==> inputs of sierra <==
## ALU
module ALU(
input clk,
input [15:0]a,b,
input [3*8:0] op,
output  reg [31:0]out
    );
export LEC_CHECK = 0
export CAP_MARGIN = 20
export CORE_MARGIN = 2
export CORE_UTILIZATION = 72
export CTS_CLUSTER_DIAMETER = 364
export CTS_CLUSTER_SIZE = 32
export HOLD_SLACK_MARGIN = 0.29
export PLACE_DENSITY_LB_ADDON = 0.12
export SLEW_MARGIN = 35
create_clock -name core_clock -period 10.6 [get_ports {clk}]
run.sh (not shown) runs the stock make flow with config.mk's settings and CLKGATE_MAP_FILE=.
==> inputs of delta, as changes to sierra <==
- CORE_UTILIZATION: 72 -> 58
- CTS_CLUSTER_DIAMETER: 364 -> default
- CTS_CLUSTER_SIZE: 32 -> default
- HOLD_SLACK_MARGIN: 0.29 -> default
- PLACE_DENSITY_LB_ADDON: 0.12 -> default
- SETUP_SLACK_MARGIN: default -> 4.35
- SLEW_MARGIN: 35 -> 20
==> flow/constraint.sdc (replaced) <==
create_clock -name core_clock -period 15.0 [get_ports {clk}]
set_input_delay 3.0000 -clock core_clock [delete_from_list [all_inputs] [get_ports {clk}]]
set_output_delay 3.0000 -clock core_clock [all_outputs]
set_load 0.01 [all_outputs]
==> inputs of cedar, as changes to sierra <==
- CORE_UTILIZATION: 72 -> 58
- CTS_CLUSTER_DIAMETER: 364 -> default
- CTS_CLUSTER_SIZE: 32 -> default
- HOLD_SLACK_MARGIN: 0.29 -> default
- PLACE_DENSITY_LB_ADDON: 0.12 -> default
- SETUP_SLACK_MARGIN: default -> -1.47
- SLEW_MARGIN: 35 -> 20
- TNS_END_PERCENT: default -> 35
==> flow/constraint.sdc (replaced) <==
create_clock -name core_clock -period 21.9 [get_ports {clk}]
set_input_delay 4.3800 -clock core_clock [delete_from_list [all_inputs] [get_ports {clk}]]
set_output_delay 4.3800 -clock core_clock [all_outputs]
set_load 0.01 [all_outputs]
==> inputs of tundra, as changes to sierra <==
- CORE_UTILIZATION: 72 -> 67
- CTS_CLUSTER_DIAMETER: 364 -> default
- CTS_CLUSTER_SIZE: 32 -> 98
- HOLD_SLACK_MARGIN: 0.29 -> default
- PLACE_DENSITY_LB_ADDON: 0.12 -> default
- SLEW_MARGIN: 35 -> 20
==> flow/constraint.sdc (replaced) <==
create_clock -name core_clock -period 35.4 [get_ports {clk}]
set_input_delay 7.0800 -clock core_clock [delete_from_list [all_inputs] [get_ports {clk}]]
set_output_delay 7.0800 -clock core_clock [all_outputs]
set_load 0.01 [all_outputs]
==> qor summary <==
Outcome: sierra did not finish; delta did not finish; cedar failed layout checks; tundra finished clean
Stage where the flow stopped: sierra 3_5_place_dp; delta 5_1_grt; cedar -; tundra -
Reasons for failing layout checks: sierra -; delta -; cedar negative setup slack; tundra -
Worst vdd rail ir drop: sierra -; delta -; cedar 0.02528 mV; tundra 0.01738 mV
Capturing element of the worst setup path: sierra -; delta -; cedar M.C[30]$_DFF_P_; tundra M.C[29]$_DFF_P_
Number of non-clock inverters in the layout: sierra -; delta -; cedar 117; tundra 117
Logic gate fraction of the total cell area: sierra -; delta -; cedar 67.64%; tundra 85.49%
Number of buffers inserted to repair setup after CTS: sierra -; delta 92; cedar 51; tundra 0
Cell Count, Final, Fillers Out: sierra -; delta -; cedar 3,848; tundra 3,011
Wire length on met2: sierra -; delta -; cedar 36.25 mm; tundra 26.33 mm
DR pass1 iterations: sierra -; delta -; cedar 13; tundra 8
Number of cells on the worst hold path: sierra -; delta -; cedar 2; tundra 2
Clock network fraction of design power: sierra -; delta -; cedar 38.9%; tundra 45.5%
Highest fanout seen on the critical path: sierra -; delta -; cedar 5; tundra 76
RD Place Congestion: sierra 1.083; delta 0.9984; cedar 0.9977; tundra 1.016
Total number of warnings across the stage logs: sierra -; delta -; cedar 74; tundra 72
Net Switching: sierra -; delta -; cedar 0.06887 mW; tundra 0.03893 mW
Amount of wire on met3 after detailed routing: sierra -; delta -; cedar 10.93 mm; tundra 8.497 mm
Maxcap violations: sierra -; delta -; cedar 0; tundra 0
Worst EP required: sierra -; delta -; cedar 22.15 ns; tundra 35.56 ns
Max Used Layer: sierra -; delta -; cedar met5; tundra met4
Post-route core utilization: sierra -; delta -; cedar 86.51%; tundra 73.54%
Worst Setup Start Kind: sierra -; delta -; cedar input pin; tundra input pin
Cell group occupying the most layout area: sierra -; delta -; cedar multi-input combinational cells; tundra multi-input combinational cells
Floorplan-stage core utilization: sierra 72.99%; delta 58.53%; cedar 58.53%; tundra 68.19%

* * *

==> exp/fjord <==
==> flow/design.v <==
`timescale 1ns / 1ps
module logical(
input [15:0] a,b,
input [3*8:0] sel,
output reg [15:0] x
    );
 always@(*)
begin
    case(sel)
    "~": 
            x=~a;
    "|": 
            x=a|b;
    "&": 
            x=a&b;
    "~&": 
            x=~(a&b);
    "~|": 
            x=~(a|b);
    "^": 
            x=a^b;
    "~^": 
            x=~(a^b);
    "<<": 
            x=a<<1;
    ">>": 
            x=a>>1;
    "asl": 
            x={a[14:0],1'b0};
    "asr": 
            x={a[15],a[15:1]};
    "rol": 
            x={a[14:0],a[15]};
    "ror": 
            x={a[0],a[15:1]};  
    "cmp": 
            if(a>b)
                x=1;
             else if(a<b)
                x=16'hffff;
             else
                x=0;  
     default:
            x=0;
     endcase
end
endmodule
`timescale 1ns / 1ps
module arithmetic(
input [15:0] A,
input [15:0] B,
input [8:0] sel,
output reg [15:0] Sum,
output reg Cout
    );
wire [15:0] B_comp;
twos_comp TC(B,B_comp);
reg [15:0] b;
wire [15:0] S1;
wire c1;
adder A1( A, b, S1, c1);
always @(*)
case(sel)
"+" : begin
        b = B;
        Sum = S1;
        Cout = c1;
      end
"-" : begin
        b = B_comp;
        Sum = S1;
        Cout = 0;
      end       
default : begin
        b = B;
        Sum = 0;
        Cout = 0;
        end       
endcase 
endmodule
module adder(
input [15:0] A,
input [15:0] B,
output [15:0] Sum,
output Cout
    );
wire [2:0] cout_cla;
wire Cin;
assign Cin = 0;
carry_look_ahead CLA1(A[3:0],B[3:0], Cin, cout_cla[0]);
carry_look_ahead CLA2(A[7:4],B[7:4], cout_cla[0], cout_cla[1]);
carry_look_ahead CLA3(A[11:8],B[11:8], cout_cla[1], cout_cla[2] );  
carry_look_ahead CLA4(A[15:12],B[15:12], cout_cla[2], Cout );
ripple_carry_adder RCA1(A[3:0], B[3:0], Cin, Sum[3:0]);
ripple_carry_adder RCA2(A[7:4], B[7:4],cout_cla[0], Sum[7:4]);
ripple_carry_adder RCA3(A[11:8], B[11:8], cout_cla[1], Sum[11:8]);
ripple_carry_adder RCA4(A[15:12], B[15:12], cout_cla[2], Sum[15:12]);  
endmodule
module full_adder(
input a, b, cin,
output sum, cout
);
    assign sum = a ^ b ^ cin;
    assign cout = (a & b) | (b & cin) | (cin & a);
endmodule
module ripple_carry_adder(
    input [3:0] a, b,
    input cin,
    output [3:0] sum
);
    wire [3:0] c;
    full_adder FA1(a[0], b[0], cin, sum[0], c[0]);
    full_adder FA2(a[1], b[1], c[0], sum[1], c[1]);
    full_adder FA3(a[2], b[2], c[1], sum[2], c[2]);
    full_adder FA4(a[3], b[3], c[2], sum[3], c[3]);
endmodule
module carry_look_ahead(
input [3:0]a,b,
input Cin,
output Cout1);
wire [3:0]p,g;
assign p = a^b;
assign g = a&b;
assign Cout1 =  g[3] | (p[3] & g[2]) | (p[3] & p[2] & g[1]) | (p[3] & p[2] & p[1] & g[0]) | (p[3] & p[2] & p[1] & p[0] & Cin);
endmodule
module twos_comp(
input [15:0]B,
output [15:0]B_comp
);
assign B_comp = ~B + 1'b1;
endmodule
`timescale 1ns / 1ps
module multiplier( input clk, input[15:0]A1, B1, output reg [31:0] C);
integer i;
reg [31:0]A2;
reg [15:0]B2;
always@(posedge clk )
begin
		C=0;
		A2[15:0]=A1;
		A2[31:16]=0;
		B2=B1;
        for (i=0;i<16;i=i+1)
        begin
			if(B1[i]==1'b0)
			begin
				C=C+0;
			end
			else
			begin
				C=C+(A1<<i);
			end
		end
end
endmodule
`timescale 1ns / 1ps
module ALU(
input clk,
input [15:0]a,b,
input [3*8:0] op,
output  reg [31:0]out
    );
wire [15:0]z1,z2;
wire [31:0]z3;
reg [15:0] a1, a2, a3, b1, b2, b3;
reg [1:0] sel;
wire Cout;
always @(*)
if(  op == "" || op == "~" || op == "|" || op == "&" || op == "~&" || op == "~|" ||
     op == "^" || op == "~^" || op == ">>" || op == "<<" || op == "asr" || 
     op == "asl" || op == "ror" || op == "rol" || op == "cmp" )
 sel = 2'b00;
else if(op == "+" || op == "-")
    sel = 2'b01;
else if( op == "*" )
    sel = 2'b10;
else
    sel = 2'b00;
logical L(a1, b1, op, z1);
arithmetic AA1( a2,b2,op,z2,Cout);
multiplier M( clk,a3, b3, z3);
always @(*)
case(sel)
2'b00 : begin
        a1 = a;
        a2 = 0;
        a3 = 0;
        b1 = b;
        b2 = 0;
        b3 = 0;
        out[15:0] = z1;
        out[31:16] = 0;
        end
2'b01  : begin
        a1 = 0;
        a2 = a;
        a3 = 0;
        b1 = 0;
        b2 = b;
        b3 = 0;
        out[15:0] = z2;
        out[16] = Cout;
        out[31:17] = 0;
        end     
default :  begin
        a1 = 0;
        a2 = 0;
        a3 = a;
        b1 = 0;
        b2 = 0;
        b3 = b;
       out = z3;
        end            
endcase
endmodule
==> flow/run.sh <==
#!/bin/bash
# the make line also repeats each setting of config.mk as NAME=value (left out here)
make -C /OpenROAD-flow-scripts/flow DESIGN_CONFIG=/design/flow/config.mk WORK_HOME=/design/flow/orfs CLKGATE_MAP_FILE= finish
==> flow/config.mk <==
export PLATFORM = sky130hd
export DESIGN_NAME = ALU
export DESIGN_NICKNAME = ALU
export VERILOG_FILES = /design/flow/design.v
export SDC_FILE = /design/flow/constraint.sdc
export NUM_CORES = 4
export LEC_CHECK = 0
export ABC_AREA = 0
export CAP_MARGIN = 0
export CELL_PAD_IN_SITES_GLOBAL_PLACEMENT = 2
export CORE_ASPECT_RATIO = 0.58
export CORE_MARGIN = 6
export CORE_UTILIZATION = 17
export CTS_CLUSTER_DIAMETER = 362
export CTS_CLUSTER_SIZE = 80
export GPL_ROUTABILITY_DRIVEN = 0
export GPL_TIMING_DRIVEN = 0
export MAX_ROUTING_LAYER = met5
export PLACE_DENSITY_LB_ADDON = 0.22
export SETUP_SLACK_MARGIN = 3.07
export SLEW_MARGIN = 20
==> flow/constraint.sdc <==
create_clock -name core_clock -period 16.6 [get_ports {clk}]
set_input_delay 3.3200 -clock core_clock [delete_from_list [all_inputs] [get_ports {clk}]]
set_output_delay 3.3200 -clock core_clock [all_outputs]
set_load 0.01 [all_outputs]
==> exp/harbor (differences from exp/fjord) <==
- ABC_AREA: 0 -> default
- CAP_MARGIN: 0 -> 20
- CELL_PAD_IN_SITES_GLOBAL_PLACEMENT: 2 -> default
- CORE_ASPECT_RATIO: 0.58 -> default
- CORE_MARGIN: 6 -> 2
- CORE_UTILIZATION: 17 -> 66
- CTS_CLUSTER_DIAMETER: 362 -> default
- CTS_CLUSTER_SIZE: 80 -> default
- GPL_ROUTABILITY_DRIVEN: 0 -> default
- GPL_TIMING_DRIVEN: 0 -> default
- MAX_ROUTING_LAYER: met5 -> default
- PLACE_DENSITY_LB_ADDON: 0.22 -> default
- SETUP_SLACK_MARGIN: 3.07 -> -0.2
- TNS_END_PERCENT: default -> 5
==> flow/constraint.sdc (replaced) <==
create_clock -name core_clock -period 23.9 [get_ports {clk}]
set_input_delay 4.7800 -clock core_clock [delete_from_list [all_inputs] [get_ports {clk}]]
set_output_delay 4.7800 -clock core_clock [all_outputs]
set_load 0.01 [all_outputs]
==> exp/juniper (differences from exp/fjord) <==
- ABC_AREA: 0 -> default
- CAP_MARGIN: 0 -> 20
- CELL_PAD_IN_SITES_GLOBAL_PLACEMENT: 2 -> default
- CORE_ASPECT_RATIO: 0.58 -> default
- CORE_MARGIN: 6 -> 2
- CORE_UTILIZATION: 17 -> 50
- CTS_CLUSTER_DIAMETER: 362 -> default
- CTS_CLUSTER_SIZE: 80 -> default
- GPL_ROUTABILITY_DRIVEN: 0 -> default
- GPL_TIMING_DRIVEN: 0 -> default
- MAX_ROUTING_LAYER: met5 -> default
- PLACE_DENSITY_LB_ADDON: 0.22 -> default
- SETUP_SLACK_MARGIN: 3.07 -> -0.2
==> flow/constraint.sdc (replaced) <==
create_clock -name core_clock -period 15.0 [get_ports {clk}]
set_input_delay 3.0000 -clock core_clock [delete_from_list [all_inputs] [get_ports {clk}]]
set_output_delay 3.0000 -clock core_clock [all_outputs]
set_load 0.01 [all_outputs]
==> exp/garnet (differences from exp/fjord) <==
- ABC_AREA: 0 -> default
- CAP_MARGIN: 0 -> 20
- CELL_PAD_IN_SITES_GLOBAL_PLACEMENT: 2 -> default
- CORE_ASPECT_RATIO: 0.58 -> default
- CORE_MARGIN: 6 -> 2
- CORE_UTILIZATION: 17 -> 40
- CTS_CLUSTER_DIAMETER: 362 -> default
- CTS_CLUSTER_SIZE: 80 -> default
- GPL_ROUTABILITY_DRIVEN: 0 -> default
- GPL_TIMING_DRIVEN: 0 -> default
- MAX_ROUTING_LAYER: met5 -> default
- PLACE_DENSITY_LB_ADDON: 0.22 -> default
- SETUP_SLACK_MARGIN: 3.07 -> default
==> flow/constraint.sdc (replaced) <==
create_clock -name core_clock -period 27.1 [get_ports {clk}]
set_input_delay 5.4200 -clock core_clock [delete_from_list [all_inputs] [get_ports {clk}]]
set_output_delay 5.4200 -clock core_clock [all_outputs]
set_load 0.01 [all_outputs]
==> notes <==
exp/harbor ended with an error in 5_1_grt. exp/juniper produced a layout that fails on setup timing. exp/garnet finished clean. exp/fjord reached the layout checks and failed them: setup timing.
Synthesized cell count is the same in exp/garnet and exp/harbor.
In exp/juniper the cell area is higher than in exp/fjord, by about 7.5%.
Against exp/juniper, the critical path depth of exp/fjord is lower by 1.
The highest combinational power belongs to exp/juniper, the lowest to exp/garnet.
Utilization: exp/fjord < exp/garnet < exp/juniper.
Die size: exp/fjord > exp/garnet > exp/juniper > exp/harbor.
Power figures rest on the tool's default switching activity, not on a simulated workload.
